File: design/flow/run.sh
#!/bin/bash
# the make line also repeats each setting of config.mk as NAME=value (left out here)
make -C /OpenROAD-flow-scripts/flow DESIGN_CONFIG=/design/flow/config.mk WORK_HOME=/design/flow/orfs CLKGATE_MAP_FILE= finish
File: design/flow/config.mk
export PLATFORM = sky130hd
export DESIGN_NAME = top
export DESIGN_NICKNAME = top
export VERILOG_FILES = /design/flow/design.v
export SDC_FILE = /design/flow/constraint.sdc
export NUM_CORES = 4
export LEC_CHECK = 0
export CAP_MARGIN = 20
export CELL_PAD_IN_SITES_GLOBAL_PLACEMENT = 3
export CORE_MARGIN = 6
export CORE_UTILIZATION = 67
export GPL_TIMING_DRIVEN = 1
export MAX_ROUTING_LAYER = met4
export PLACE_DENSITY_LB_ADDON = 0.21
export SETUP_SLACK_MARGIN = 0.31
export SLEW_MARGIN = 20
File: design/flow/constraint.sdc
create_clock -name core_clock -period 7.56 [get_ports {clk}]
set_input_delay 1.5120 -clock core_clock [delete_from_list [all_inputs] [get_ports {clk}]]
set_output_delay 1.5120 -clock core_clock [all_outputs]
set_load 0.01 [all_outputs]
File: design/flow/design.v
module PE
#(parameter DATA_WIDTH=8)
(
    clk,
    rst_n,
    en_din,
    en_win,
    data_in,
    weights_in,
    data_out,
    ready
);
input clk,rst_n;
input en_din,en_win;
input [DATA_WIDTH-1:0] data_in,weights_in;
output [2*DATA_WIDTH-1:0] data_out;   
output ready;  
wire en;
assign en = en_din & en_win;
reg [4:0] cnt;
always@(posedge clk or negedge rst_n)
begin
    if(!rst_n)
        cnt <= 'd0;
    else if(en)
    begin
        if(cnt == 27)  
            cnt <= 'd0;
        else 
            cnt <= cnt + 1'b1;
    end
    else
        cnt <= 'd0;
end
reg [2*DATA_WIDTH-1:0] sum;
always@(posedge clk or negedge rst_n)
begin
    if(!rst_n)
        sum <= 'd0;
    else if(en)
        begin
            if(cnt == 27)  
                sum <= 'd0; 
            else
                sum <= data_in * weights_in + sum;
        end
end
reg ready;
reg [2*DATA_WIDTH-1:0] data_out;
always@(posedge clk or negedge rst_n)
begin
    if(!rst_n)
    begin
        ready <= 1'b0;
        data_out <= 'd0;
    end
    else if(cnt == 27)
    begin
        ready <= 1'b1;
        data_out <= sum;
    end
    else
        ready <= 1'b0;        
end
endmodule
module input_bus
#(parameter BUS_WIDTH=8)  
(
    clk,
    rst_n,
    data,
    en,              
    data_l0,
    data_l1,
    data_l2,
    en_l0,
    en_l1,
    en_l2
);
input clk,rst_n; 
input en;                            
input [BUS_WIDTH-1:0] data;          
output en_l0,en_l1,en_l2;                            
output [BUS_WIDTH-1:0] data_l0,data_l1,data_l2;      
reg en_l0,en_l1,en_l2;
reg [BUS_WIDTH-1:0] data_l0,data_l1,data_l2;
always@(posedge clk or negedge rst_n)
begin
    if(!rst_n)
    begin
        en_l0 <= 1'b0;
        en_l1 <= 1'b0;
        en_l2 <= 1'b0;
        data_l0 <= 'd0;
        data_l1 <= 'd0;
        data_l2 <= 'd0;
    end
    else
    begin
        en_l0 <= en;
        en_l1 <= en_l0;
        en_l2 <= en_l1;
        data_l0 <= data;
        data_l1 <= data_l0;
        data_l2 <= data_l1;
    end
end
endmodule
module obuffer
#(
parameter DATA_WIDTH=8,  
parameter MEM_DATA_WIDTH=9,    
parameter MEM_ADDR_WIDTH=4    
)  
(
    clk,
    rst_n,
    p0_ready,
    p1_ready,
    p2_ready,
    p0_din,
    p1_din,
    p2_din,
    empty,
    full,
    rd_en,
    data_rdout,
    errout
);
input clk,rst_n;
input p0_ready,p1_ready,p2_ready;
input [2*DATA_WIDTH-1:0] p0_din,p1_din,p2_din;
input rd_en;
output empty,full;
output [2*DATA_WIDTH-1:0] data_rdout;
output errout;  
reg [2*DATA_WIDTH-1:0] mem[MEM_DATA_WIDTH-1:0];
reg [MEM_ADDR_WIDTH:0] wr_ptr, rd_ptr;
wire [MEM_ADDR_WIDTH-1:0] wr_addr,rd_addr;
assign wr_addr[MEM_ADDR_WIDTH-1:0] = wr_ptr[MEM_ADDR_WIDTH-1:0];
assign rd_addr[MEM_ADDR_WIDTH-1:0] = rd_ptr[MEM_ADDR_WIDTH-1:0];
always@(posedge clk or negedge rst_n)
begin
    if(!rst_n)
        wr_ptr <= 'd0;
    else if(!full & (p0_ready | p1_ready | p2_ready))
    begin
        if(wr_ptr[MEM_ADDR_WIDTH-1:0] == MEM_DATA_WIDTH-1)
            wr_ptr <= {~wr_ptr[MEM_ADDR_WIDTH],4'b0000};
        else 
            wr_ptr <= wr_ptr + 1'b1;
    end
end
always@(posedge clk or negedge rst_n)
begin
    if(!rst_n)
        rd_ptr <= 'd0;
    else if(!empty & rd_en)
    begin
        if(rd_ptr[MEM_ADDR_WIDTH-1:0] == MEM_DATA_WIDTH-1)
            rd_ptr <= {~rd_ptr[MEM_ADDR_WIDTH],4'b0000};
        else 
            rd_ptr <= rd_ptr + 1'b1;
    end
end
reg errout;
always@(posedge clk or negedge rst_n)
begin
    if(!rst_n)
        errout <= 1'b0;
    else if(!full & (p0_ready | p1_ready | p2_ready))
    begin
        case({p0_ready,p1_ready,p2_ready})
        3'b000:
            mem[wr_addr] <= mem[wr_addr];
        3'b100:
            mem[wr_addr] <= p0_din;
        3'b010:
            mem[wr_addr] <= p1_din;
        3'b001:
            mem[wr_addr] <= p2_din;
        default:
            errout <= 1'b1;
        endcase
    end
end
reg [2*DATA_WIDTH-1:0] data_rdout;
always@(posedge clk or negedge rst_n)
begin
    if(!rst_n)
        data_rdout <= 'd0;
    else if(!empty & rd_en)
        data_rdout <= mem[rd_addr];
end
assign full = (wr_ptr=={~rd_ptr[MEM_ADDR_WIDTH],rd_ptr[MEM_ADDR_WIDTH-1:0]});
assign empty = (wr_ptr==rd_ptr);
endmodule
module top(
    clk,
    rst_n,
    ifm0,
    ifm1,
    ifm2,
    ifm0_en,
    ifm1_en,
    ifm2_en,
    w0,
    w1,
    w2,
    w0_en,
    w1_en,
    w2_en,
    obf0_rd_en,
    obf1_rd_en,
    obf2_rd_en,
    obf0_empty,
    obf1_empty,
    obf2_empty,
    obf0_full,
    obf1_full,
    obf2_full,
    obf0_err,
    obf1_err,
    obf2_err,
    obf0_out,
    obf1_out,
    obf2_out
);
parameter DATA_WIDTH=8;
input clk,rst_n;
input ifm0_en,ifm1_en,ifm2_en;
input w0_en,w1_en,w2_en;
input [DATA_WIDTH-1:0] ifm0,ifm1,ifm2;
input [DATA_WIDTH-1:0] w0,w1,w2;
input obf0_rd_en,obf1_rd_en,obf2_rd_en;
output obf0_empty,obf1_empty,obf2_empty;
output obf0_full,obf1_full,obf2_full;
output obf0_err,obf1_err,obf2_err;
output [2*DATA_WIDTH-1:0] obf0_out,obf1_out,obf2_out;
wire [DATA_WIDTH-1:0] ifm0_l0,ifm0_l1,ifm0_l2;
wire ifm0_en0,ifm0_en1,ifm0_en2;
input_bus ifm_bus0(
    .clk(clk),
    .rst_n(rst_n),
    .data(ifm0),
    .en(ifm0_en),             
    .data_l0(ifm0_l0),
    .data_l1(ifm0_l1),
    .data_l2(ifm0_l2),
    .en_l0(ifm0_en0),
    .en_l1(ifm0_en1),
    .en_l2(ifm0_en2)
);
wire [DATA_WIDTH-1:0] ifm1_l0,ifm1_l1,ifm1_l2;
wire ifm1_en0,ifm1_en1,ifm1_en2;
input_bus ifm_bus1(
    .clk(clk),
    .rst_n(rst_n),
    .data(ifm1),
    .en(ifm1_en),             
    .data_l0(ifm1_l0),
    .data_l1(ifm1_l1),
    .data_l2(ifm1_l2),
    .en_l0(ifm1_en0),
    .en_l1(ifm1_en1),
    .en_l2(ifm1_en2)
);
wire [DATA_WIDTH-1:0] ifm2_l0,ifm2_l1,ifm2_l2;
wire ifm2_en0,ifm2_en1,ifm2_en2;
input_bus ifm_bus2(
    .clk(clk),
    .rst_n(rst_n),
    .data(ifm2),
    .en(ifm2_en),             
    .data_l0(ifm2_l0),
    .data_l1(ifm2_l1),
    .data_l2(ifm2_l2),
    .en_l0(ifm2_en0),
    .en_l1(ifm2_en1),
    .en_l2(ifm2_en2)
);
wire [DATA_WIDTH-1:0] w0_l0,w0_l1,w0_l2;
wire w0_en0,w0_en1,w0_en2;
input_bus w_bus0(
    .clk(clk),
    .rst_n(rst_n),
    .data(w0),
    .en(w0_en),             
    .data_l0(w0_l0),
    .data_l1(w0_l1),
    .data_l2(w0_l2),
    .en_l0(w0_en0),
    .en_l1(w0_en1),
    .en_l2(w0_en2)
);
wire [DATA_WIDTH-1:0] w1_l0,w1_l1,w1_l2;
wire w1_en0,w1_en1,w1_en2;
input_bus w_bus1(
    .clk(clk),
    .rst_n(rst_n),
    .data(w1),
    .en(w1_en),             
    .data_l0(w1_l0),
    .data_l1(w1_l1),
    .data_l2(w1_l2),
    .en_l0(w1_en0),
    .en_l1(w1_en1),
    .en_l2(w1_en2)
);
wire [DATA_WIDTH-1:0] w2_l0,w2_l1,w2_l2;
wire w2_en0,w2_en1,w2_en2;
input_bus w_bus2(
    .clk(clk),
    .rst_n(rst_n),
    .data(w2),
    .en(w2_en),             
    .data_l0(w2_l0),
    .data_l1(w2_l1),
    .data_l2(w2_l2),
    .en_l0(w2_en0),
    .en_l1(w2_en1),
    .en_l2(w2_en2)
);
wire [2*DATA_WIDTH-1:0] pe00_out,pe01_out,pe02_out,pe10_out,pe11_out,pe12_out,pe20_out,pe21_out,pe22_out;
wire pe00_rdy,pe01_rdy,pe02_rdy,pe10_rdy,pe11_rdy,pe12_rdy,pe20_rdy,pe21_rdy,pe22_rdy;
PE pe00(
    .clk(clk),
    .rst_n(rst_n),
    .en_din(ifm0_en0),
    .en_win(w0_en0),
    .data_in(ifm0_l0),
    .weights_in(w0_l0),
    .data_out(pe00_out),
    .ready(pe00_rdy)
);
PE pe01(
    .clk(clk),
    .rst_n(rst_n),
    .en_din(ifm0_en1),
    .en_win(w1_en0),
    .data_in(ifm0_l1),
    .weights_in(w1_l0),
    .data_out(pe01_out),
    .ready(pe01_rdy)
);
PE pe02(
    .clk(clk),
    .rst_n(rst_n),
    .en_din(ifm0_en2),
    .en_win(w2_en0),
    .data_in(ifm0_l2),
    .weights_in(w2_l0),
    .data_out(pe02_out),
    .ready(pe02_rdy)
);
PE pe10(
    .clk(clk),
    .rst_n(rst_n),
    .en_din(ifm1_en0),
    .en_win(w0_en1),
    .data_in(ifm1_l0),
    .weights_in(w0_l1),
    .data_out(pe10_out),
    .ready(pe10_rdy)
);
PE pe11(
    .clk(clk),
    .rst_n(rst_n),
    .en_din(ifm1_en1),
    .en_win(w1_en1),
    .data_in(ifm1_l1),
    .weights_in(w1_l1),
    .data_out(pe11_out),
    .ready(pe11_rdy)
);
PE pe12(
    .clk(clk),
    .rst_n(rst_n),
    .en_din(ifm1_en2),
    .en_win(w2_en1),
    .data_in(ifm1_l2),
    .weights_in(w2_l1),
    .data_out(pe12_out),
    .ready(pe12_rdy)
);
PE pe20(
    .clk(clk),
    .rst_n(rst_n),
    .en_din(ifm2_en0),
    .en_win(w0_en2),
    .data_in(ifm2_l0),
    .weights_in(w0_l2),
    .data_out(pe20_out),
    .ready(pe20_rdy)
);
PE pe21(
    .clk(clk),
    .rst_n(rst_n),
    .en_din(ifm2_en1),
    .en_win(w1_en2),
    .data_in(ifm2_l1),
    .weights_in(w1_l2),
    .data_out(pe21_out),
    .ready(pe21_rdy)
);
PE pe22(
    .clk(clk),
    .rst_n(rst_n),
    .en_din(ifm2_en2),
    .en_win(w2_en2),
    .data_in(ifm2_l2),
    .weights_in(w2_l2),
    .data_out(pe22_out),
    .ready(pe22_rdy)
);
obuffer obf0(
    .clk(clk),
    .rst_n(rst_n),
    .p0_ready(pe00_rdy),
    .p1_ready(pe10_rdy),
    .p2_ready(pe20_rdy),
    .p0_din(pe00_out),
    .p1_din(pe10_out),
    .p2_din(pe20_out),
    .empty(obf0_empty),
    .full(obf0_full),
    .rd_en(obf0_rd_en),
    .data_rdout(obf0_out),
    .errout(obf0_err)
);
obuffer obf1(
    .clk(clk),
    .rst_n(rst_n),
    .p0_ready(pe01_rdy),
    .p1_ready(pe11_rdy),
    .p2_ready(pe21_rdy),
    .p0_din(pe01_out),
    .p1_din(pe11_out),
    .p2_din(pe21_out),
    .empty(obf1_empty),
    .full(obf1_full),
    .rd_en(obf1_rd_en),
    .data_rdout(obf1_out),
    .errout(obf1_err)
);
obuffer obf2(
    .clk(clk),
    .rst_n(rst_n),
    .p0_ready(pe02_rdy),
    .p1_ready(pe12_rdy),
    .p2_ready(pe22_rdy),
    .p0_din(pe02_out),
    .p1_din(pe12_out),
    .p2_din(pe22_out),
    .empty(obf2_empty),
    .full(obf2_full),
    .rd_en(obf2_rd_en),
    .data_rdout(obf2_out),
    .errout(obf2_err)
);
endmodule
==> notes.md, run 1 <==
The initial cell density of the core was 67.7%. The run gives 63,300 um^2 as the chip area line of the yosys report. The cell with the most instances after synthesis was sky130_fd_sc_hd__inv_1. Number of instances in the synthesized netlist: 6,070. Measured against the total synthesized area, the mux share comes to 0.818%. The run gives 102,000 um^2 for the full die area.

For the cell count listed in synth_stat.txt, the log shows 6,070. The number of enable-type register cells in the synthesized netlist was 432. The largest area contributor in the synthesized netlist was sky130_fd_sc_hd__dfrtp_1. Progress stopped at global placement without I/O. A synthesized cell averages 10.4 um^2. The run gives 13.4% for the area fraction in compound gates. The run gives 93,500 um^2 as the core area. Of the combinational cells, the family taking the most area is adder cells.

With the fraction of post-synthesis cell area in the top cell type by area at 23.1%, the share of flip-flops with an asynchronous set or reset is 57.5%. The flow did not finish. The post-synth register bit count is 1,017. Primary flip-flop cell chosen by synthesis mapping: sky130_fd_sc_hd__dfrtp_1. The synthesized netlist contains 80 unique library cells.

Measured along the x axis, the die boundary spans 319 um. Row generation in the floorplan step produced 112 rows. The total nets after synthesis was 6,927.

The tool reported: "[ERROR FLW-0024] Place density exceeds 1.0 (current PLACE_DENSITY_LB_ADDON =  0.21). Please check if the value of  PLACE_DENSITY_LB_ADDON is between 0 and 0.99". The vertical die dimension reported for this design is 319 um. Per Yosys stat, the portion of area used by sequential elements is 43.6%. The synthesis report lists the most area-consuming cells as sky130_fd_sc_hd__dfrtp_1 23%, sky130_fd_sc_hd__edfxtp_1 20%, sky130_fd_sc_hd__fa_1 14%. Ranked by instance count, the synthesized netlist is headed by 921 x sky130_fd_sc_hd__inv_1, 912 x sky130_fd_sc_hd__nand2_1, 585 x sky130_fd_sc_hd__dfrtp_1, 450 x sky130_fd_sc_hd__fa_1, 432 x sky130_fd_sc_hd__edfxtp_1. The Yosys step of the flow raised 4 warnings.

Summing every instance area after synthesis gives 63,300 um^2. The post-synthesis share of cell area spent on and, or, nand and nor gates works out to 12.4%. For reference, full adder, half adder and majority cells occupy 21.1% of the area reported after synthesis.

The area fraction in xor and xnor cells works out to 1.59%.
==> inputs of run 2 (changes only) <==
Settings changed: ABC_AREA set to 0, CELL_PAD_IN_SITES_DETAIL_PLACEMENT set to 0, CELL_PAD_IN_SITES_GLOBAL_PLACEMENT 3 to not set, CORE_MARGIN 6 to 2, CORE_UTILIZATION 67 to 57, CTS_CLUSTER_SIZE set to 88, GPL_TIMING_DRIVEN 1 to not set, HOLD_SLACK_MARGIN set to 0.07, MAX_ROUTING_LAYER met4 to not set, PLACE_DENSITY_LB_ADDON 0.21 to 0.26, SETUP_SLACK_MARGIN 0.31 to 0.32, TNS_END_PERCENT set to 20.
Clock period 7.56 ns to 1.68 ns, I/O delays scaled along.
==> notes.md, run 2 <==
The synthesized design contains 1,017 register bits. The startpoint of the worst hold path is ifm0[0]. The final report lists the setup-violating endpoint count as 1,151.

Total number of vias: 52.1k. The endpoint identified for the worst register-to-register timing path is pe12.sum[14]. With the number of cells traversed by the worst register-to-register path at 14, the floorplan die width is 337 um. Main combinational cell family by area after synthesis: adder cells.

The detailed-route vias per instance works out to 5.85. Per the GRT congestion report, total overflow comes to 0. The number of different library cells used by synthesis comes to 80.

Floorplan row count: 122. The count of tool warnings came out at 54. Failing layout checks were recorded as setup timing. Per the placement log, port buffering inserted 115 buffers.

Across the VDD grid, the largest voltage drop is 0.00161 V. The share of flip-flops with an asynchronous set or reset works out to 57.5%. Final worst clock skew: 40.2 ps.

The worst-case clock buffer depth is 3. Among cell families on the critical path, the largest total delay comes from adder cells. The post-synth count of flops with an enable pin is 432. Traced cell by cell, the critical path runs through nand2_2 -> fa_1 -> fa_1 -> inv_2 -> fa_1 -> inv_1 -> fa_1 -> inv_2 -> ha_4 -> and4b_1 -> o21a_1 -> and2_1 -> o31a_1 -> o41ai_2. The worst register-to-register path has a setup slack of -2650 ps. The clock network accounts for 18.4% of the total power.

The number of buffers created by CTS was 110; the pin count of the biggest net entering global routing was 143. In this build the clock could be raised as far as 0.231 GHz. The run gives 0 for the final routed DRC violation total. The share of power burned in combinational logic was 60.6%; the area share of fa/ha/maj cells after synthesis was 21.1%.

The worst-path cell with the longest stage delay is sky130_fd_sc_hd__fa_1. The tools report the overall routed net length as 185,000 um. On the final layout, the worst hold slack is 101 ps. Multiplexer cells account for 0.818% of the synthesized area.

The largest area contributor in the synthesized netlist is sky130_fd_sc_hd__dfrtp_1. Internal power comes to 85.9 mW. The tree is rooted in a sky130_fd_sc_hd__clkbuf_16. The run gives 37.0% as the headroom to the max-slew limit. The startpoint type of the worst setup path is a register. The script logs the mean routed wire length per placed instance as 20.8 um.

For this design the static power due to leakage is 37.0 nW. Area fraction in xor and xnor cells: 1.59%. In this run, the number of DRC markers left after iteration 0 of detailed routing was 5,637. The global-route wire length before repair is 290,000 um. The launch point of the worst register-to-register path is recorded as w_bus2.data_l1[4].

The max-slew violation count came out at 0. The total nets after synthesis came out at 6,927. With the clock distribution power at 25.7 mW, the core area is 110,000 um^2. The combinational power reported by the tool is 84.8 mW.

The worst endpoint data arrival time is 4910 ps. Cell with the most instances after synthesis: sky130_fd_sc_hd__inv_1. The tools report the initial antenna violation count as 5. Category of the most critical setup path: reg2reg. For this design the total switching power over the nets is 54.0 mW. The count of cells along the worst hold path works out to 1. The report lists the power per cell area as 1690 nW/um^2. The tools report the half-perimeter wire length after placement as 133,000 um.

For the combined global-route utilization of all metal layers, the log shows 32.6%. TritonCTS built the clock tree. Switching power share of the total: 38.6%. The most frequent cell on the critical path is sky130_fd_sc_hd__fa_1.

With the number of hold violations in the final report at 0, the post-route worst setup slack is -2650 ps. STA classifies the critical path endpoint as a register. The signed area change from the synthesized netlist to the final layout came out at 30.6%. Looking at the cell usage after synthesis, the top flip-flop cell is sky130_fd_sc_hd__dfrtp_1. The chip area line of the yosys report was 63,300 um^2; the clock-pin slew of the registers on the worst-case setup and hold paths was 70 ps. For reference, the top cells by area after synthesis are sky130_fd_sc_hd__dfrtp_1 23%, sky130_fd_sc_hd__edfxtp_1 20%, sky130_fd_sc_hd__fa_1 14%. At the end of the flow, the number of nets in the layout was 8,181. The time the final worst path needs with I/O delays and setup was 4330 ps.

The flow ran to the end, but the layout failed its checks. Per report_power, the top consumer among the power groups is combinational cells. The number of top-level pins was 116; the number of instances in the synthesized netlist was 6,070. The proportion of power drawn by flip-flops and latches came out at 21.0%. The synth_stat.txt file lists the number of cells as 6,070. The run gives 82,700 um^2 as the final instance area. Number of sinks driven by the clock tree: 1,017.

After its last routability iteration, the placer logged a weighted congestion of 0.933. The run gives 75,600 um^2 as the cell area reported after detailed placement. In this run the vertical extent of the chip is 337 um.

The maximum net fanout on the critical path is 7, and the number of gates on the worst path with buffers counted is 14. The launch point of the critical path is w_bus2.data_l1[4]. The via count of the first global-routing pass is 53.9k. The initial cell density of the core is 57.4%, and the fraction of post-synthesis cell area in the top cell type by area is 23.1%. The post-synthesis share of cell area spent on and, or, nand and nor gates was 12.4%; the largest stage delay on the critical path was 540 ps. Setup repair after global routing could not meet its margin everywhere. Before antenna repair, the detailed router went through 10 iterations. Of the total synthesized cell area, the portion taken by AND-OR and OR-AND cells is 13.4%.

The commonest cells after synthesis are 921 x sky130_fd_sc_hd__inv_1, 912 x sky130_fd_sc_hd__nand2_1, 585 x sky130_fd_sc_hd__dfrtp_1, 450 x sky130_fd_sc_hd__fa_1, 432 x sky130_fd_sc_hd__edfxtp_1. For the worst setup path, the data required time is 2260 ps. The synthesized netlist occupies a cell area of 63,300 um^2. The transition time recorded at the tightest slew-check pin is 945 ps. Per the post-run analysis, buffers plus inverters along the critical path come to 3.

The worst path uses 258% of the clock period. For the count of nets left with antenna violations after detail routing, the log shows 0. The post-synthesis area per instance was 10.4 um^2. Sequential elements use 43.6% of the synthesized area.

The path with the worst hold slack has its endpoint at ifm_bus0.data_l0[0]. With the maximum level of the CTS H-tree at 3, the power of the sequential group is 29.3 mW. The run gives 720 ps for the latest clock arrival within the worst-skew pair. Worst min-delay path class: in2reg. Full die area: 114,000 um^2. According to the timing report, the critical path is captured at pe12.sum[14].

Counting the warning lines in the Yosys log gives 4. In this run the maximum-capacitance check reported violations numbering 0.
[run 2: cell type report]
class,instances,area (um^2)
Inverter,923,3460
Clock inverter,78,936
Clock buffer,130,2940
Fill cell,6972,27700
Tap cell,1488,1860
Antenna cell,1,2.50
Sequential cell,1017,27700
Multi-Input combinational cell,3867,33800
Timing Repair Buffer,1405,12000
[run 2: stage by stage]
step / worst slack [ps] / setup TNS [ps] / power [mW] / utilization (%) / std cells
after floorplan: -2550 / -758520 / 76.8 / - / 6070
after global placement: -2660 / -892810 / 98.2 / 68.5 / 8544
after detailed placement: -2770 / -932550 / 101 / 68.5 / 8544
after CTS: -2610 / -940510 / 132 / 73.9 / 8870
after global routing: -2800 / -1079900 / 150 / 74.9 / 8909
final: -2650 / -947270 / 140 / 74.9 / 8909
[run 2: per-layer routing]
metal,vias up,share of wire [%],GRT usage (%)
li1,23100,-,-
met1,25700,38,41.5
met2,2620,49,55.1
met3,599,8.4,5.49
met4,6,4.7,14.4
met5,-,0.024,0
[run 2: repair_timing]
action	CTS	global route
setup endpoints to repair	1245	1586
hold buffers	40	0
endpoints found under the hold margin	225	0
resized	331	215
buffers inserted	78	38
pin swaps	171	147
==> inputs of run 3 (changes only) <==
Settings changed: ABC_AREA 0 to not set, CELL_PAD_IN_SITES_DETAIL_PLACEMENT 0 to 1, CELL_PAD_IN_SITES_GLOBAL_PLACEMENT set to 3, CORE_UTILIZATION 57 to 63, CTS_CLUSTER_DIAMETER set to 67, CTS_CLUSTER_SIZE 88 to 19, GPL_ROUTABILITY_DRIVEN set to 0, HOLD_SLACK_MARGIN 0.07 to -0.04, MIN_ROUTING_LAYER set to met2, PLACE_DENSITY_LB_ADDON 0.26 to 0.16, SETUP_SLACK_MARGIN 0.32 to not set, SLEW_MARGIN 20 to 40, TNS_END_PERCENT 20 to 90.
Clock period 1.68 ns to 5.0 ns, I/O delays scaled along.
==> notes.md, run 3 <==
The run stopped with a tool error. Per the run summary, the flow got no further than global placement without I/O. The first error in the log reads "[ERROR FLW-0024] Place density exceeds 1.0 (current PLACE_DENSITY_LB_ADDON =  0.16). Please check if the value of  PLACE_DENSITY_LB_ADDON is between 0 and 0.99".

With the full die area at 103,000 um^2, the number of enable-type register cells in the synthesized netlist is 432. Grouping non-sequential cells by family puts the most area in adder cells. The die outline height works out to 321 um. With the sequential element share of the synthesized area at 43.6%, the chip area line of the yosys report is 63,300 um^2.

Sorting the Yosys area breakdown by cell type puts at the top sky130_fd_sc_hd__dfrtp_1. The post-synthesis share of cell area spent on and, or, nand and nor gates was 12.4%. The area share of fa/ha/maj cells after synthesis came out at 21.1%. Yosys attributes the largest share of cell area to sky130_fd_sc_hd__dfrtp_1 23%, sky130_fd_sc_hd__edfxtp_1 20%, sky130_fd_sc_hd__fa_1 14%.

Yosys stat counts 6,070 cells in the synthesized netlist. The floorplan row count is 116, and the share of flip-flops with an asynchronous set or reset is 57.5%. With the area fraction in xor and xnor cells at 1.59%, the number of flip-flops and latches in the synthesized netlist is 1,017. The core region is 99,900 um^2. The synthesis run shows multiplexers occupying 0.818% of the cell area. The run gives 4 for the warning count from the yosys run. The initial cell density of the core is 63.4%.

Averaged over all synthesized cells, the footprint is 10.4 um^2. Summing the areas of all compound-gate instances in the mapped netlist gives 13.4% of the synthesized area. Counting every instance in the synthesized netlist gives 6,070.

The net count after synthesis is 6,927. Primary flip-flop cell chosen by synthesis mapping: sky130_fd_sc_hd__dfrtp_1. Cell with the most instances after synthesis: sky130_fd_sc_hd__inv_1.

The run gives 63,300 um^2 as the post-synthesis instance area. With the number of different library cells in the post-synthesis netlist at 80, the fraction of post-synthesis cell area in the top cell type by area is 23.1%. After synthesis, the most frequently instantiated cells are 921 x sky130_fd_sc_hd__inv_1, 912 x sky130_fd_sc_hd__nand2_1, 585 x sky130_fd_sc_hd__dfrtp_1, 450 x sky130_fd_sc_hd__fa_1, 432 x sky130_fd_sc_hd__edfxtp_1. From left edge to right edge, the die measures 321 um.
==> inputs of run 4 (changes only) <==
Settings changed: CELL_PAD_IN_SITES_DETAIL_PLACEMENT 1 to not set, CELL_PAD_IN_SITES_GLOBAL_PLACEMENT 3 to not set, CORE_UTILIZATION 63 to 40, CTS_CLUSTER_DIAMETER 67 to not set, CTS_CLUSTER_SIZE 19 to not set, GPL_ROUTABILITY_DRIVEN 0 to not set, HOLD_SLACK_MARGIN -0.04 to not set, MIN_ROUTING_LAYER met2 to not set, PLACE_DENSITY set to 0.6, PLACE_DENSITY_LB_ADDON 0.16 to not set, SLEW_MARGIN 40 to 20, TNS_END_PERCENT 90 to not set.
Clock period 5.0 ns to 2.75 ns, I/O delays scaled along.
==> notes.md, run 4 <==
The post-placement cell area is 73,400 um^2. After Yosys synthesis, XOR and XNOR cells account for 1.59% of the synthesized area. With the share of flip-flops with an asynchronous set or reset at 57.5%, the warning count from the yosys run is 4. The switching power share of the total came out at 38.2%. The synthesized design contains 1,017 register bits. The run gives 217 ps as the worst hold slack. With the chip area line of the yosys report at 63,300 um^2, the detailed-route vias per instance is 5.30. Registers are responsible for 21.1% of the overall power.

After synthesis, the cell types taking the most area are sky130_fd_sc_hd__dfrtp_1 23%, sky130_fd_sc_hd__edfxtp_1 20%, sky130_fd_sc_hd__fa_1 14%. For the final-stage net count, the log shows 7,839. The switching power came out at 32.4 mW. The largest area contributor in the synthesized netlist is sky130_fd_sc_hd__dfrtp_1. The flow reports power dissipated in the clock network as 15.7 mW. The synthesized netlist handed to floorplanning was reported with a cell count of 6,070. The run did not pass the layout checks because of setup timing. The run gives 60.4% for the share of power burned in combinational logic. The initial cell density of the core is 40.1%. Post-synthesis share of cell area spent on and, or, nand and nor gates: 12.4%.

The tools report the final weighted congestion of routability-driven global placement as 0.892. The die outline height is 402 um. The worst path in the final design needs a cycle of 4290 ps, including I/O delays and setup. In the CTS report, the clock slew at the register clock pins of the worst setup and hold paths is listed as 70 ps. The number of buffers inserted by port buffering came out at 115. The run gives 80,800 um^2 for the final instance area. In the routed design, unresolved DRC markers number 0. The area fraction in compound gates was 13.4%. The tools report the global-route wire length before repair as 284,000 um. The flow measured a signed area growth from synthesis to layout of 27.6%. TritonCTS built the clock tree.

The area share of fa/ha/maj cells after synthesis works out to 21.1%. For reference, the most critical setup path is categorized as reg2reg. Largest power group: combinational cells. Startpoint type of the worst setup path: a register. Headroom to the max-slew limit came out at 40.2%. Post-synthesis area per instance: 10.4 um^2. STA classifies the critical path endpoint as a register. The tools report the buffer cell driving the clock tree root as sky130_fd_sc_hd__clkbuf_16. The count of filler cells inserted in the layout is 14.0k, and the initial antenna violation count is 5.

The combinational-cell power consumption was 51.3 mW; the area occupied by multi-input gates was 34,000 um^2. Number of different library cells in the post-synthesis netlist: 80. Via count of the first global-routing pass: 49.8k. The run gives 113 for the number of buffers created by CTS. The pin count of the biggest net entering global routing is 94. The tools report the number of detailed-route iterations in the first pass as 9. Per the log, the first TritonRoute iteration ended with a DRC count of 4,409. Summed over all routing layers, the global router reports a total usage of 22.3%.

The report lists the cells along the critical path as and2_4 -> fa_1 -> fa_1 -> fa_1 -> inv_1 -> fa_1 -> inv_2 -> ha_4 -> a21o_1 -> a21o_1 -> a211oi_2 -> nor2_1 -> or4_1 -> a32o_1. The post-route worst setup slack is -1540 ps. The largest individual stage delay along the critical path comes from the cell sky130_fd_sc_hd__fa_1. Pin placement for this block handled 116 I/O pins. Count of nets left with antenna violations after detail routing: 0. Among all cell types in the netlist, the one instantiated most often is sky130_fd_sc_hd__inv_1. With the half-perimeter wire length after placement at 133,000 um, the number of hold violations in the final report is 0. After global routing the overflow that remains totals 0. The number of nets handed over by synthesis was 6,927. With the latest clock arrival within the worst-skew pair at 760 ps, the power per cell area is 1050 nW/um^2. The worst min-delay path class is in2reg. Setup repair after global routing could not meet its margin everywhere. The required time of the worst setup path is 3350 ps. The full die area is 161,000 um^2, and the total area of sequential cells is 27,700 um^2.

The slew of the pin with the lowest slew margin came out at 887 ps. Warnings raised by the tools during the run amount to 48. The power of the sequential group was 17.9 mW; the floorplan die width was 402 um. The number of enable-type register cells in the synthesized netlist works out to 432. STA lists the startpoint of the worst register-to-register path as w_bus0.data_l1[6]. For the number of setup violations in the final report, the log shows 137. The commonest cells after synthesis are 921 x sky130_fd_sc_hd__inv_1, 912 x sky130_fd_sc_hd__nand2_1, 585 x sky130_fd_sc_hd__dfrtp_1, 450 x sky130_fd_sc_hd__fa_1, 432 x sky130_fd_sc_hd__edfxtp_1.

Share of total power in the clock network: 18.5%. After synthesis, the largest family of logic cells by area is adder cells. The final core area utilization is 51.2%. The run gives 158,000 um^2 for the core area.

Per STA, the endpoint of the critical path is pe10.sum[15]. Summing every instance area after synthesis gives 63,300 um^2. For this design, Yosys synthesis ends with a cell count of 6,070. The dominant delay contributor by cell family on the critical path was adder cells.

The mean routed wirelength per cell was 19.7 um. The run finished, with violations left. Per the CTS log, the buffer count on the longest clock path is 3. Counting pins that exceed their max-slew limit in the final report gives 0. The detailed router placed 48.5k vias in this run. For the tally of max-capacitance violations, the log shows 0. The worst endpoint data arrival time was 4890 ps. The tools report the maximum clock frequency as 0.233 GHz.

The count of cells along the worst hold path came out at 1. Setup slack on the worst reg-to-reg path comes out at -1540 ps. For this design the static power due to leakage is 35.5 nW. The tools report the startpoint of the worst hold path as ifm0_en. On the worst path, the slowest cell contributes a delay of 550 ps. The sum of internal, switching and leakage power came out at 85.0 mW. After floorplanning, the core was divided into 146 placement rows. The critical register-to-register path endpoint was pe10.sum[15]. The number of cells traversed by the worst register-to-register path came out at 14. For reference, the critical path is launched at w_bus0.data_l1[6].

In the hold report, the worst path ends at ifm_bus0.en_l0. Maximum level of the CTS H-tree: 3. After layout, the worst path uses 156% of the clock period.

In the post-route report, total wirelength is listed as 181,000 um. The final worst clock skew is 61.3 ps. The cell internal power dissipation is 52.5 mW.

Primary flip-flop cell chosen by synthesis mapping: sky130_fd_sc_hd__dfrtp_1. In this design, the critical path's most frequently occurring cell is sky130_fd_sc_hd__fa_1. The run gives 23.1% for the fraction of post-synthesis cell area in the top cell type by area. The clock drives 1,017 sinks. Of the synthesized area, sequential elements account for 43.6%.

The maximum net fanout on the critical path is 5, and the multiplexer share of the synthesized area is 0.818%. Number of gates on the worst path with buffers counted: 14. The critical path contains buffers and inverters numbering 2 combined. Across the VDD grid, the largest voltage drop is 0.000811 V.
==> run 4: routing by layer <==
layer / up-vias / wire (um) / GRT usage, %
li1: 22400 / - / -
met1: 24300 / 78200 / 30.9
met2: 1557 / 86900 / 36.8
met3: 277 / 10700 / 2.67
met4: 2 / 4920 / 6.83
met5: - / 18 / 0
==> run 4: layout make-up <==
| cell class | instances | share of cell area (%) |
|---|---|---|
| multi-input combinational | 3867 | 42.1 |
| sequential | 1017 | 34.3 |
| timing repair buffer | 1060 | 11.2 |
| inverter | 923 | 4.29 |
| clock buffer | 153 | 4.02 |
| tap | 2072 | 3.21 |
| clock inverter | 62 | 0.860 |
| antenna | 1 | 0.00310 |
==> run 4: repair_timing <==
item | in CTS | in global routing
resized | 419 | 252
setup buffers | 90 | 52
hold endpoints to repair | 35 | 0
pin swaps | 187 | 202
endpoints found under the setup margin | 214 | 322
hold buffers | 1 | 0
==> run 4: per-stage QoR <==
| stage | cells | setup slack (ps) | TNS [ps] |
|---|---|---|---|
| after CTS | 9110 | -1510 | -122070 |
| after floorplan | 6070 | -1480 | -92630 |
| after global routing | 9154 | -1710 | -155390 |
| final | 9155 | -1540 | -122900 |
| after global placement | 8809 | -1540 | -127240 |
| after detailed placement | 8809 | -1580 | -131830 |
==> inputs of run 5 (changes only) <==
Settings changed: ABC_AREA set to 0, CELL_PAD_IN_SITES_DETAIL_PLACEMENT set to 0, CORE_UTILIZATION 40 to 60, CTS_CLUSTER_SIZE set to 69, HOLD_SLACK_MARGIN set to 0.07, PLACE_DENSITY 0.6 to not set, PLACE_DENSITY_LB_ADDON set to 0.26, SETUP_SLACK_MARGIN set to 0.32, TNS_END_PERCENT set to 20.
Clock period 2.75 ns to 2.42 ns, I/O delays scaled along.
==> notes.md, run 5 <==
The flow ran to the end, but the layout failed its checks. The violated checks flagged are setup timing. Of the total synthesized cell area, the portion taken by AND-OR and OR-AND cells is 13.4%. For reference, the critical path is captured by pe11.sum[10]. A synthesized cell averages 10.4 um^2. The full die area is 108,000 um^2.

After synthesis, the most frequently instantiated cells are 921 x sky130_fd_sc_hd__inv_1, 912 x sky130_fd_sc_hd__nand2_1, 585 x sky130_fd_sc_hd__dfrtp_1, 450 x sky130_fd_sc_hd__fa_1, 432 x sky130_fd_sc_hd__edfxtp_1. The headroom to the max-slew limit came out at 36.2%. Cell internal power was estimated by the tool at 59.6 mW. The startpoint identified for the worst hold timing path is w1[7].

The run gives 286,000 um as the global-route wire length before repair. The OpenROAD report gives the critical path a data arrival time of 4900 ps. At the later pin of the worst-skew pair, clock insertion delay measures 720 ps. The final timing report lists a max-slew violation count of 0. The number of different library cells used by synthesis comes to 80. The run gives 2990 ps for the required time of the worst setup path.

STA reports a reg2reg setup slack of -1910 ps. The main combinational cell family by area after synthesis is adder cells. The final layout contains 7,998 nets.

The switching power was 38.4 mW; the sequential element share of the synthesized area was 43.6%. The global routing met3 resource utilization was 5.10%. In this run the maximum-capacitance check reported violations numbering 0. The category of the most critical setup path is reg2reg.

The number of buffers created by CTS came out at 108. The count of tool warnings is 54. The launch point of the critical path was ifm_bus1.data_l1[5]. Dividing total power by cell area gives a power density of 1200 nW/um^2. The tools report the via count of the first global-routing pass as 52.6k.

Dividing the final minimum period by the clock period gives 179%. In this run, the synthesized area fraction spent on xor and xnor cells is recorded as 1.59%. The tools report the floorplan row count as 119. The largest part of the power goes to combinational cells. For reference, the final report shows the hold violation count at 0. The maximum level of the CTS H-tree is 3. For the finished layout, the period the worst path requires is 4330 ps. Looking at the critical path, the highest net fanout was 6. Summed over all nets, the half-perimeter wirelength after detailed placement is 129,000 um. For the number of instances in the synthesized netlist, the log shows 6,070. The number of sinks driven by the clock tree is 1,017.

STA shows the worst min-delay path finishing at w_bus1.data_l0[7]. For the final routed database, the setup TNS stands at -259,400 ps. The synthesized design contains 1,017 register bits. Worst min-delay path class: in2reg. With the sum of internal, switching and leakage power at 98.0 mW, the detailed-route vias per instance is 6.07.

The endpoint type of the worst setup path is a register. The routed layout reports a DRC error count of 0. Before placement the cells fill 60.3% of the core. The run gives 16 for the number of cells traversed by the worst register-to-register path. The worst-path cell with the longest stage delay was sky130_fd_sc_hd__fa_1. Clock-pin slew was measured on the worst setup and hold paths at 60 ps. The transition time recorded at the tightest slew-check pin is 954 ps.

For this block, the routed nets add up to 191,000 um of wire. Dominant delay contributor by cell family on the critical path: adder cells. In this run the critical register-to-register path is launched from ifm_bus1.data_l1[5]. Routability-driven placement finished with a final weighted congestion of 0.941.

The number of gates on the worst path with buffers counted was 16. The signal on the critical path passes through nand2_2 -> fa_1 -> inv_2 -> fa_1 -> inv_2 -> fa_1 -> fa_1 -> inv_2 -> ha_4 -> a21o_1 -> a21o_1 -> o21a_1 -> buf_6 -> a21oi_4 -> xor2_2 -> o31ai_2. From synthesis to final layout, the design area changed by 29.4%. The post-synthesis share of cell area spent on and, or, nand and nor gates was 12.4%.

The combinational-cell power consumption came out at 60.6 mW. Summed over all sequential cells, the power is 20.4 mW. In this run the critical register-to-register path is captured at pe11.sum[10]. Per the CTS log, the root buffer master is sky130_fd_sc_hd__clkbuf_16. The warning count from the yosys run came out at 4.

The number of buffers and inverters on the critical path is 4. The post-route worst setup slack is -1910 ps. In this run the VDD rail shows a maximum IR drop of 0.00128 V. The run gives 14 for the number of detailed-route iterations in the first pass. Setup repair after global routing could not meet its margin everywhere. The synth_stat.txt file lists the number of cells as 6,070. The power report attributes to the clock group a share of 17.4%.

Entering global routing, the biggest net connects 151 pins. TritonCTS built the clock tree. Largest area contributor in the synthesized netlist: sky130_fd_sc_hd__dfrtp_1.

The share of power burned in combinational logic came out at 61.8%. The run gives 3 as the worst-case clock buffer depth. The timing report gives the biggest stage delay along the critical path as 520 ps. For this run, the total global-route usage over all layers was measured as 33.8%.

With the number of buffers inserted by port buffering at 115, the worst slack after detailed placement is -1990 ps. Yosys reported that registers with async set or reset make up 57.5%. Count of cells along the worst hold path: 1. Per the synth stats, the flop cell with the highest instance count is sky130_fd_sc_hd__dfrtp_1. Startpoint type of the worst setup path: a register.

The mean routed wirelength per cell was 22.1 um. The number of enable-type register cells in the synthesized netlist was 432; the post-synthesis instance area was 63,300 um^2. The run gives 0 for the final global-route overflow total. The count of nets left with antenna violations after detail routing came out at 0. The run gives 6,927 as the total nets after synthesis.

The area share of fa/ha/maj cells after synthesis was 21.1%; the proportion of power drawn by flip-flops and latches was 20.8%. The fraction of post-synthesis cell area in the top cell type by area is 23.1%, and the chip area line of the yosys report is 63,300 um^2. The die outline height was 329 um. With the switching power share of the total at 39.2%, the number of setup violations in the final report is 868. The cell that appears most often on the critical path is sky130_fd_sc_hd__fa_1. In the post-synthesis netlist, the biggest area contributors are sky130_fd_sc_hd__dfrtp_1 23%, sky130_fd_sc_hd__edfxtp_1 20%, sky130_fd_sc_hd__fa_1 14%. Per the timing report, the achievable frequency comes out to 0.231 GHz.

The run gives 52.4k for the total number of vias. The initial antenna violation count was 8. The post-layout instance count excluding filler cells is 8,629, and the leakage power of the design is 36.2 nW. In this run, power in the clock network comes to 17.0 mW. The layer flagged by global routing as most heavily used is met2. For the number of top-level pins, the log shows 116. The global routing report lists met2 layer usage as 56.4%. The met1 usage was 43.4%; the cell count after placement was 8,208. The run gives 105,000 um^2 for the core area. The multiplexer share of the synthesized area came out at 0.818%.

The die is 329 um wide. The final worst clock skew was 30.2 ps; the count of routing violations after the opening detailed-route iteration was 7,348. The most common cell in the synthesized netlist is sky130_fd_sc_hd__inv_1.
==> run 5: layout make-up <==
cell class	instances	area, um^2
Tap cell	1391	1740
Inverter	923	3470
Multi-Input combinational cell	3871	34800
Clock inverter	68	621
Antenna cell	2	5.00
Sequential cell	1017	27700
Fill cell	6157	23000
Timing Repair Buffer	1220	10600
Clock buffer	137	2990
==> run 5: metrics by stage <==
stage | hold WS, ps | cell area [um^2] | utilization [%]
2_1_floorplan | 188 | 64700 | -
3_3_place_gp | 440 | 73300 | 69.9
3_5_place_dp | 451 | 73300 | 69.9
4_1_cts | 173 | 78800 | 75.0
5_1_grt | 200 | 81900 | 78.0
6_report | 209 | 81900 | 78.1
==> run 5: routing by layer <==
| layer | up-vias | share of wire (%) |
|---|---|---|
| li1 | 22800 | - |
| met1 | 25800 | 36 |
| met2 | 3018 | 49 |
| met3 | 739 | 9.0 |
| met4 | 14 | 5.8 |
| met5 | - | 0.044 |
==> run 5: repair_timing <==
action,CTS,global route
endpoints found under the hold margin,109,0
cloned,0,14
gates resized,338,560
pin swaps,190,256
hold buffers,1,0
buffers inserted,90,109
endpoints found under the setup margin,1075,1096
==> inputs of run 6 (changes only) <==
Settings changed: CORE_UTILIZATION 60 to 72, CTS_CLUSTER_SIZE 69 to 51, PLACE_DENSITY set to 0.79, PLACE_DENSITY_LB_ADDON 0.26 to not set, SETUP_SLACK_MARGIN 0.32 to -0.3.
Clock period 2.42 ns to 2.95 ns, I/O delays scaled along.
==> notes.md, run 6 <==
The count of filler cells inserted in the layout is 3,999. The dominant delay contributor by cell family on the critical path was adder cells. The run gives 54 for the count of tool warnings. Looking at hold timing, the worst path starts from ifm0[5]. The share of power burned in combinational logic is 59.9%. With the area share of fa/ha/maj cells after synthesis at 21.1%, the maximum net fanout on the critical path is 8.

In this run the horizontal extent of the chip is 301 um. The worst slack after detailed placement came out at -1610 ps. Most frequent cell on the critical path: sky130_fd_sc_hd__fa_1. Sequential cells burn 22.0% of the power. The critical path goes through nand2_1 -> fa_1 -> inv_1 -> fa_1 -> fa_1 -> inv_1 -> fa_1 -> inv_1 -> ha_1 -> a21o_1 -> a21oi_1 -> nor2_1 -> o31a_1 -> o31a_1 -> o41ai_2. The slew of the pin with the lowest slew margin was 1170 ps; the count of cells along the worst hold path was 1. The time the final worst path needs with I/O delays and setup came out at 4380 ps.

Across all layers, the routed design uses 52.5k vias. The script reports the combined buffer and inverter count of the critical path as 3. The net count of the finished layout is 7,687. Entering global routing, the biggest net connects 147 pins. The final global-route overflow total was 0; the share of flip-flops with an asynchronous set or reset was 57.5%. The worst register-to-register path depth is 15. Share of total power in the clock network: 18.1%. The startpoint type of the worst setup path was a register. The worst-case IR drop observed on VDD is 0.00175 V. In this run the power spent charging and discharging nets is 30.4 mW. For reference, the most critical setup path is categorized as reg2reg. The worst endpoint data arrival time is 4980 ps, and the number of sinks driven by the clock tree is 1,017. The logs give 0 for the count of nets left with antenna violations after detail routing and 45.8 mW for the combinational-cell power consumption. For the post-layout instance count excluding filler cells, the log shows 8,080. The first global-routing pass estimated 293,000 um of wire. The final routed DRC violation total was 0; the post-synthesis instance area was 63,300 um^2. Per the synthesis report, the AND-OR/OR-AND share of the synthesized area is 13.4%. Looking at the reg2reg group, the worst path ends at pe21.sum[14]. The chip occupies 90,300 um^2. With the initial antenna violation count at 7, the maximum clock frequency is 0.228 GHz.

Number of instances in the synthesized netlist: 6,070. Ranked by power, first place goes to combinational cells. The total area inside the core boundary comes to 87,000 um^2. Mean routed wirelength per cell: 24.0 um.

The post-route worst setup slack was -1430 ps. After clock tree synthesis, the clock-pin slew on the worst setup and hold paths is 60 ps. The area occupied by multi-input gates is 33,100 um^2. The run gives 3550 ps for the required time of the worst setup path. Primary flip-flop cell chosen by synthesis mapping: sky130_fd_sc_hd__dfrtp_1. The run gives 77,100 um^2 for the final instance area. With the power per cell area at 992 nW/um^2, the combined global-route utilization of all metal layers is 41.9%.

The run gives 0 as the tally of max-capacitance violations. For reference, the critical path is captured by pe21.sum[14]. The clock H-tree reported by CTS has 3 levels.

For this run, the detailed router's first-pass iteration total came to 12. Across the routed clock network, the largest skew measured is 31.4 ps. The type recorded for the worst min-delay path is in2reg. Chip area line of the yosys report: 63,300 um^2. Yosys shows that the main logic family after synthesis is adder cells. Pin placement for this block handled 116 I/O pins.

Warning count from the yosys run: 4. The number of flip-flops and latches in the synthesized netlist is 1,017. The multiplexer share of the synthesized area was 0.818%. The flow ran to the end, but the layout failed its checks.

The clock network consumes a total of 13.8 mW. The count of buffers added on input and output ports is 115. Of the total synthesized cell area, the portion taken by AND, OR, NAND and NOR gates is 12.4%. The floorplan row count was 108.

The synthesized netlist devotes 1.59% of its cell area to XOR and XNOR gates. A synthesized cell averages 10.4 um^2. For this block, the initial DRC count from the detailed router was 7,802. Dividing the detail-routed via count by the number of cells gives 6.50.

No sink is reached through more buffers than the 3 on the longest clock path. Counting instances in the post-synthesis netlist gives the leading cell types as 921 x sky130_fd_sc_hd__inv_1, 912 x sky130_fd_sc_hd__nand2_1, 585 x sky130_fd_sc_hd__dfrtp_1, 450 x sky130_fd_sc_hd__fa_1, 432 x sky130_fd_sc_hd__edfxtp_1. Number of gates on the worst path with buffers counted: 15.

With the via count of the first global-routing pass at 54.1k, the number of different library cells in the post-synthesis netlist is 80. After detailed placement, the design holds a cell count of 7,781. The die is 301 um tall. Launch point of the critical path: w_bus1.data_l2[4]. For the number of setup violations in the final report, the log shows 180. Looking at the hold checks, the worst path lands on ifm_bus0.data_l0[5]. Per the breakdown, switching nets consume 39.8% of all power. In this run, synthesis inferred 432 flip-flops with an integrated enable. The worst pin sits at a relative slew slack of 22.0%. Setup repair after global routing could not meet its margin everywhere. TritonCTS built the clock tree. In the post-synthesis netlist, the biggest area contributors are sky130_fd_sc_hd__dfrtp_1 23%, sky130_fd_sc_hd__edfxtp_1 20%, sky130_fd_sc_hd__fa_1 14%.

The largest area contributor in the synthesized netlist is sky130_fd_sc_hd__dfrtp_1. Per the gpl log, the routability congestion estimate is 0.942. The final hold violation count recorded for this run is 0.

The power of the sequential group was 16.8 mW; the total nets after synthesis was 6,927. Final hold analysis gives a worst-case slack of 303 ps. The total area of sequential cells is 27,700 um^2, and the leakage power of the design is 34.3 nW.

The cell internal power dissipation came out at 46.0 mW. Cell with the most instances after synthesis: sky130_fd_sc_hd__inv_1. For the half-perimeter wire length after placement, the log shows 125,000 um. The slowest stage of the critical path belongs to the cell sky130_fd_sc_hd__dfrtp_2. The initial cell density of the core was 72.8%. Looking at the clock tree report, the root buffer type is sky130_fd_sc_hd__clkbuf_16. The wire length recorded after detailed routing is 194,000 um.

The startpoint identified for the worst register-to-register timing path is w_bus1.data_l2[4]. The max-slew violation count is 0, and the cell count listed in synth_stat.txt is 6,070. With the fraction of post-synthesis cell area in the top cell type by area at 23.1%, the latest clock arrival within the worst-skew pair is 730 ps.

The largest stage delay on the critical path works out to 550 ps. Summing all placed instances gives a cell area of 70,700 um^2. In the Yosys report, the sequential cells make up 43.6% of the chip area.

Dividing the final minimum period by the clock period gives 149%. The register-to-register setup slack is -1430 ps. Final core area utilization: 88.6%. In this run the layout check failures are setup timing. CTS added clock buffers totalling 106.

Per the run report, area growth between synthesis and finish was 21.7%. STA classifies the critical path endpoint as a register. The sum of internal, switching and leakage power is 76.4 mW, and the setup total negative slack is -114,490 ps.
-- run 6: what timing repair did --
action	4_1_cts	5_1_grt
endpoints found under the setup margin	109	127
hold buffers	1	0
resized	356	208
pin swaps	127	112
hold endpoints to repair	46	0
setup buffers	53	44
-- run 6: area by class of cell --
cell class / instances / area share, %
diodes: 7 / 0.0227
inverters: 923 / 4.50
clock inverters: 52 / 0.640
repair buffers: 915 / 9.98
well taps: 1155 / 1.88
flip-flops and latches: 1017 / 36.0
multi-input cells: 3867 / 43.0
clock buffers: 144 / 3.99
-- run 6: routing by layer --
layer	vias to the layer above	global-route usage [%]	wire, um
met5	-	0	69
met2	3803	68.9	93200
met4	10	22.2	13400
met1	25600	53.0	66200
met3	1031	8.20	20900
li1	22100	-	-
==> inputs of run 7 (changes only) <==
Settings changed: CORE_UTILIZATION 72 to 58, CTS_CLUSTER_SIZE 51 to 86, PLACE_DENSITY 0.79 to not set, PLACE_DENSITY_LB_ADDON set to 0.26, SETUP_SLACK_MARGIN -0.3 to 0.32.
Clock period 2.95 ns to 1.68 ns, I/O delays scaled along.
==> notes.md, run 7 <==
The flow ran to the end, but the layout failed its checks. The layout checks failed on hold timing, setup timing. Per STA, the startpoint of the critical path is ifm_bus0.data_l1[6]. Data on the critical path is required at its endpoint by 2300 ps.

After clock tree synthesis, the clock-pin slew on the worst setup and hold paths is 60 ps. After Yosys synthesis, XOR and XNOR cells account for 1.59% of the synthesized area. The run gives 109,000 um^2 for the core area.

According to the finish report, the design has a final net count of 8,168. Port buffering added 115 buffers. The maximum net fanout on the critical path came out at 6. Per STA, the library cell used most along the worst path is sky130_fd_sc_hd__fa_1.

The final timing report derives a shortest allowable period of 4380 ps. The multiplexer share of the synthesized area was 0.818%; the power of the sequential group was 29.3 mW. After Yosys synthesis, AND-OR and OR-AND compound gates account for 13.4% of the synthesized area. The placement summary gives the final routability congestion estimate as 0.922. The signed area change from the synthesized netlist to the final layout works out to 30.5%.

The register-to-register setup slack was -2700 ps; the number of gates on the worst path with buffers counted was 15. The first global-routing pass estimated 294,000 um of wire. Per the TritonCTS log, the buffer count is 108. Pin count of the biggest net entering global routing: 104. The critical path in this run is classified as reg2reg. The run gives -923,880 ps as the setup total negative slack. The count of tool warnings was 53. Before any placement, the netlist area is recorded as 63,300 um^2. Counting the fill cells in the layout gives 6,733. For the final worst clock skew, the log shows 70.7 ps.

The logs give -2740 ps for the worst slack after detailed placement and 132,000 um for the half-perimeter wire length after placement. For the combinational group, total power comes out at 86.8 mW. From bottom edge to top edge, the die measures 334 um. The tool flagged a number of max-cap violations equal to 0.

TritonRoute output was used to compute an average wire per cell of 21.3 um. The switching power share of the total was 38.8%. The run gives 730 ps for the latest clock arrival within the worst-skew pair. The cell family contributing the most delay on the critical path is adder cells.

The cell sequence reported for the critical path is nand2_2 -> fa_1 -> inv_2 -> fa_1 -> inv_2 -> fa_1 -> fa_1 -> inv_2 -> ha_4 -> a21o_1 -> a21oi_2 -> a21bo_2 -> a21oi_2 -> or3_1 -> a32o_1. After synthesis, the chip area reported by Yosys is 63,300 um^2. Yosys reports that the most numerous cell types are 921 x sky130_fd_sc_hd__inv_1, 912 x sky130_fd_sc_hd__nand2_1, 585 x sky130_fd_sc_hd__dfrtp_1, 450 x sky130_fd_sc_hd__fa_1, 432 x sky130_fd_sc_hd__edfxtp_1. The floorplan row count was 121. The synthesized netlist was found by Yosys to have 6,070 cells. Cell internal power was estimated by the tool at 86.3 mW.

Per the synthesis report, the single largest cell type by area occupies 23.1% of cell area. The most used flip-flop cell after synthesis is sky130_fd_sc_hd__dfrtp_1. Per Yosys stat, the portion of area used by sequential elements is 43.6%. In the post-route report, total wirelength is listed as 188,000 um. The max-slew violation count was 0; the cell count after placement was 8,442.

The floorplan step set the die width to 334 um. By area, the combinational part of the netlist is dominated by adder cells. The report lists the power per cell area as 1710 nW/um^2. The largest individual stage delay along the critical path comes from the cell sky130_fd_sc_hd__fa_1.

In this run, the number of DRC markers left after iteration 0 of detailed routing was 6,112. Setup repair after global routing could not meet its margin everywhere. The largest power group was combinational cells. Area share of fa/ha/maj cells after synthesis: 21.1%. TritonCTS built the clock tree.

The pin closest to its max-slew limit shows a slew of 898 ps. The via count of the first global-routing pass was 54.9k; the proportion of power drawn by flip-flops and latches was 20.8%. With the switching power at 54.8 mW, the number of sinks driven by the clock tree is 1,017.

With the leakage power of the design at 37.0 nW, the number of cells traversed by the worst register-to-register path is 15. The total nets after synthesis came out at 6,927. The number of top-level pins was 116. After technology mapping, the gate count stands at 6,070. For this configuration, the core starts out at a cell density of 58.3%. The run gives 3 as the initial antenna violation count.

The share of flip-flops with an asynchronous set or reset is 57.5%. Summing the areas of all and, or, nand and nor instances in the mapped netlist gives 12.4% of the synthesized area. The number of hold violations in the final report was 50. In this run, the clock network consumes 17.7% of the power. Summed over all routing layers, the global router reports a total usage of 33.4%.

Dividing the synthesized area by the synthesized cell count gives 10.4 um^2. The script reports the combined buffer and inverter count of the critical path as 3. The headroom to the max-slew limit was 40.1%. The final report lists the setup-violating endpoint count as 1,148. Among all stages on the critical path, the maximum delay recorded is 550 ps. The number of detailed-route iterations in the first pass is 13, and the number of enable-type register cells in the synthesized netlist is 432.

The power report attributes to the combinational group a share of 61.5%. The routed layout has 52.5k vias. For the worst hold slack, the log shows -66.4 ps.

The number of flip-flops and latches in the synthesized netlist is 1,017, and the count of nets left with antenna violations after detail routing is 0. The synthesized design spends more area on one cell type than any other, namely sky130_fd_sc_hd__dfrtp_1. Per the GRT congestion report, total overflow comes to 0. STA classifies the critical path endpoint as a register.

The synthesis log from Yosys contains 4 warnings. The run gives 0.00137 V as the maximum resistive drop on vdd. The worst setup path is launched from a register. Post-route worst setup slack: -2700 ps. The critical register-to-register path endpoint is pe01.sum[12]. Endpoint of the most critical setup path: pe01.sum[12]. After layout, the worst path uses 261% of the clock period. The DRC violation total left in the routed layout is recorded as 0. The tools report the number of different library cells in the post-synthesis netlist as 80. No sink is reached through more buffers than the 3 on the longest clock path. Power attributed to the clock group is 25.0 mW. Per the detail_route report, vias per standard cell equal 5.96. The final report gives the core utilization as 76.1%. The worst endpoint data arrival time was 5000 ps. Static timing analysis puts the maximum clock frequency at 0.228 GHz. Looking at the clock tree report, the root buffer type is sky130_fd_sc_hd__clkbuf_16. The finished layout holds 8,821 standard cells, fillers aside. In this run the critical register-to-register path is launched from ifm_bus0.data_l1[6]. The clock tree synthesis step divided the H-tree into 3 levels. The path class of the tightest hold or removal check is in2async. In this run the full chip footprint comes out at 112,000 um^2.

Sorting the synthesized cells by area gives the leading types as sky130_fd_sc_hd__dfrtp_1 23%, sky130_fd_sc_hd__edfxtp_1 20%, sky130_fd_sc_hd__fa_1 14%. Cell with the most instances after synthesis: sky130_fd_sc_hd__inv_1.
## run 7: cell type report
type,count,area [um^2],share of cell area [%]
antenna,1,2.50,0.00303
timing repair buffer,1394,12000,14.5
sequential,1017,27700,33.6
tap,1414,1770,2.14
clock buffer,144,2930,3.54
inverter,923,3460,4.19
clock inverter,61,751,0.909
multi-input combinational,3867,34000,41.2
## run 7: per-stage QoR
stage	instance area (um^2)	power [mW]	hold WS [ps]
after floorplan	64800	76.8	40.4
after CTS	81200	133	-88.7
after global placement	75300	98.0	441
final	82600	141	-66.4
after detailed placement	75300	101	442
after global routing	82600	151	-34.6
## run 7: what timing repair did
item / CTS / global route
setup buffers: 97 / 47
hold buffers: 28 / 1
pin swaps: 209 / 203
endpoints found under the setup margin: 1264 / 1488
endpoints found under the hold margin: 167 / 51
resized: 377 / 270
## run 7: layer usage
metal	global-route usage [%]	wire, um	up-vias
li1	-	-	23100
met1	42.4	69800	26000
met2	55.9	91800	2806
met3	5.54	16300	678
met4	16.0	10100	2
met5	0	13	-
==> inputs of run 8 (changes only) <==
Settings changed: ABC_AREA 0 to not set, CELL_PAD_IN_SITES_DETAIL_PLACEMENT 0 to not set, CORE_UTILIZATION 58 to 67, CTS_CLUSTER_SIZE 86 to 33, HOLD_SLACK_MARGIN 0.07 to not set, PLACE_DENSITY set to 0.6, PLACE_DENSITY_LB_ADDON 0.26 to not set, SETUP_SLACK_MARGIN 0.32 to not set, TNS_END_PERCENT 20 to not set.
Clock period 1.68 ns to 1.2 ns, I/O delays scaled along.
==> notes.md, run 8 <==
Yosys mapped the design onto 80 distinct sky130hd cell types. For this run, the register share of the synthesized area comes to 43.6%. Summed over its instances, the top area cell type makes up 23.1% of the synthesized netlist area. The last timing report of the flow puts the setup violation total at 1,881.

The total nets after synthesis was 6,927; the worst endpoint data arrival time was 5140 ps. According to the floorplan report, the placeable core area is 93,500 um^2. For this run the top cell type by instance count after synthesis was sky130_fd_sc_hd__inv_1. The power report attributes to the combinational group a share of 62.1%. For the count of filler cells inserted in the layout, the log shows 4,130. The number of enable-type register cells in the synthesized netlist was 432.

The largest power group was combinational cells. Setup repair after global routing could not meet its margin everywhere. In this run the cell area measured after placement is 76,300 um^2. The maximum level of the CTS H-tree was 3.

The initial cell density of the core came out at 67.7%. STA lists the startpoint of the worst hold path as w0[2]. With the post-synthesis area per instance at 10.4 um^2, the required time of the worst setup path is 1780 ps. The worst setup path is launched from a register. The logs give 116 for the number of top-level pins and -3360 ps for the register-to-register setup slack. The power report lists the clock group at 34.8 mW. The share of flip-flops with an asynchronous set or reset was 57.5%; the max-slew violation count was 0.

The tools report the count of routing violations after the opening detailed-route iteration as 7,498. Per the GRT congestion report, total overflow comes to 0. STA lists the endpoint of the worst register-to-register path as pe20.sum[15].

The area fraction in xor and xnor cells was 1.59%; the final-stage net count was 8,333. The checks that failed were setup timing. With the signed area change from the synthesized netlist to the final layout at 31.8%, the mean routed wirelength per cell is 23.7 um. Looking at the critical path, the highest net fanout was 5.

Checking hold timing, the worst path is listed with class in2reg. The root buffer cell chosen for the clock tree is sky130_fd_sc_hd__clkbuf_16. The die covers 97,000 um^2. Counting every sink on the clock net gives 1,017. The portion of synthesized area spent on multiplexers is 0.818%. In this run the power density over the cells is 2400 nW/um^2. On the critical path, the stage with the largest delay is an instance of sky130_fd_sc_hd__fa_1.

The pin count of the biggest net entering global routing came out at 146. Launch point of the critical path: ifm_bus2.data_l0[4]. The maximum clock frequency is 0.219 GHz.

The tools report the capture endpoint of the worst hold path as w_bus0.data_l0[2]. The tools report the share of total power in the clock network as 17.4%. The worst path needs 4560 ps of the cycle, external delays included.

The final routed DRC violation total was 0. The cell-mix breakdown from Yosys lists the adder-cell area share as 21.1%. The proportion of power drawn by flip-flops and latches is 20.5%, and the buffers plus inverters on the worst setup path is 5. The most used flip-flop cell after synthesis is sky130_fd_sc_hd__dfrtp_1. TritonCTS built the clock tree.

The count of buffers added on input and output ports is 115. For the completed layout, the total cell area is recorded as 83,500 um^2. The run finished, with violations left. For the post-route worst setup slack, the log shows -3360 ps. The initialized floorplan defines 112 standard-cell rows. The combinational-cell power consumption came out at 124 mW. The run gives 63,300 um^2 for the chip area line of the yosys report. The count of cells along the worst hold path was 1.

Cell count listed in synth_stat.txt: 6,070. The clock arrives with 28.6 ps of skew. The routed design has 209,000 um of wire. Number of hold violations in the final report: 0. Main combinational cell family by area after synthesis: adder cells.

The main area contributors are sky130_fd_sc_hd__dfrtp_1 23%, sky130_fd_sc_hd__edfxtp_1 20%, sky130_fd_sc_hd__fa_1 14%. Looking at area per cell type in the netlist, the leader is sky130_fd_sc_hd__dfrtp_1. The via count of the first global-routing pass came out at 57.7k. Category of the most critical setup path: reg2reg.

The run gives 55 for the count of tool warnings. Once detail routing completed, the nets flagged for antenna violations numbered 0. The run gives 12 for the number of detailed-route iterations in the first pass. Per the synth log, the flip-flop and latch total comes to 1,017. For this block, the via count after detailed routing is 55.7k. With the leakage power of the design at 37.7 nW, the global-route wire length before repair is 313,000 um.

The capture point of the critical path was reported as pe20.sum[15]. The logs give 10 for the initial antenna violation count and 136,000 um for the half-perimeter wire length after placement. For the sequential group, total power comes out at 41.1 mW. The maximum resistive drop on vdd is 0.00281 V. For this run, the total global-route usage over all layers was measured as 41.2%. On the reported timing paths, the clock transition at the registers reads 70 ps. The synthesized netlist handed to floorplanning was reported with a cell count of 6,070. In the synthesized netlist, the cells that appear most often are 921 x sky130_fd_sc_hd__inv_1, 912 x sky130_fd_sc_hd__nand2_1, 585 x sky130_fd_sc_hd__dfrtp_1, 450 x sky130_fd_sc_hd__fa_1, 432 x sky130_fd_sc_hd__edfxtp_1. The worst register-to-register path depth is 17. Tally of max-capacitance violations: 0. The run gives 13.4% for the area fraction in compound gates. Walking the worst path, the cells encountered are buf_6 -> nand2_1 -> fa_1 -> inv_2 -> fa_1 -> ha_4 -> inv_2 -> fa_1 -> inv_2 -> ha_4 -> nor2b_4 -> o21a_1 -> o21ai_4 -> a211oi_2 -> buf_4 -> mux2i_1 -> nand2_1. For the worst-skew pair, the clock arrives at the later sink with an insertion delay of 710 ps.

Headroom to the max-slew limit: 45.1%. The dominant delay contributor by cell family on the critical path is adder cells. The run gives 120 mW as the cell internal power dissipation. Of the total synthesized cell area, the portion taken by AND, OR, NAND and NOR gates is 12.4%. The detailed-route vias per instance works out to 6.31.

The net switching power in the latest report is 80.3 mW. With the slew of the pin with the lowest slew margin at 823 ps, the number of gates on the worst path with buffers counted is 17. After layout, the worst path uses 380% of the clock period.

The largest stage delay on the critical path is 710 ps, and the die outline height is 311 um. The number of clock buffers added by TritonCTS is 106. Logged for this run, the post-placement worst setup slack is -3240 ps. The endpoint type of the worst setup path was a register. In this run switching power makes up 40.1% of total power.

For this run, the number of Yosys warnings is 4. Worst-case clock buffer depth: 3. Measured along the x axis, the die boundary spans 311 um.

The tools report the final weighted congestion of routability-driven global placement as 0.940. For the worst reg-to-reg path, the startpoint reported by OpenROAD is ifm_bus2.data_l0[4]. The post-synthesis instance area is 63,300 um^2.
run 8: per-stage QoR:
step / std cells / power [mW] / hold slack [ps] / utilization (%) / setup TNS [ps]
after floorplan: 6070 / 107 / -55.6 / - / -1276020
after global placement: 8434 / 137 / 200 / 81.6 / -1467640
after detailed placement: 8434 / 141 / 202 / 81.6 / -1528940
after CTS: 8751 / 184 / 5.10 / 87.6 / -1638710
after global routing: 8823 / 212 / 21.0 / 89.3 / -1875900
final: 8828 / 200 / 3.22 / 89.3 / -1720680
run 8: repair_timing:
action                                 in CTS  in global routing
gates resized                             314                260
gates cloned                                0                  0
buffers inserted                           76                 75
endpoints found under the hold margin      57                  0
hold buffers                               42                  0
pin swaps                                 170                176
setup endpoints to repair                1334               1884
run 8: area by class of cell:
class                           instances  area, um^2  area share (%)
Sequential cell                      1017       27700            33.2
Timing Repair Buffer                 1561       13200            15.8
Inverter                              923        3470            4.15
Tap cell                             1254        1570            1.88
Clock inverter                         59         592           0.709
Clock buffer                          140        3050            3.65
Antenna cell                            7        17.5          0.0210
Multi-Input combinational cell       3867       33900            40.6
run 8: metal layers:
metal	part of all wire [%]	up-vias	global-route usage, %
met4	8.0	10	24.5
li1	-	23400	-
met1	35	27200	50.6
met2	48	3912	68.2
met5	0.035	-	0
met3	9.9	1235	7.89
Power and IR drop assume default switching activity.
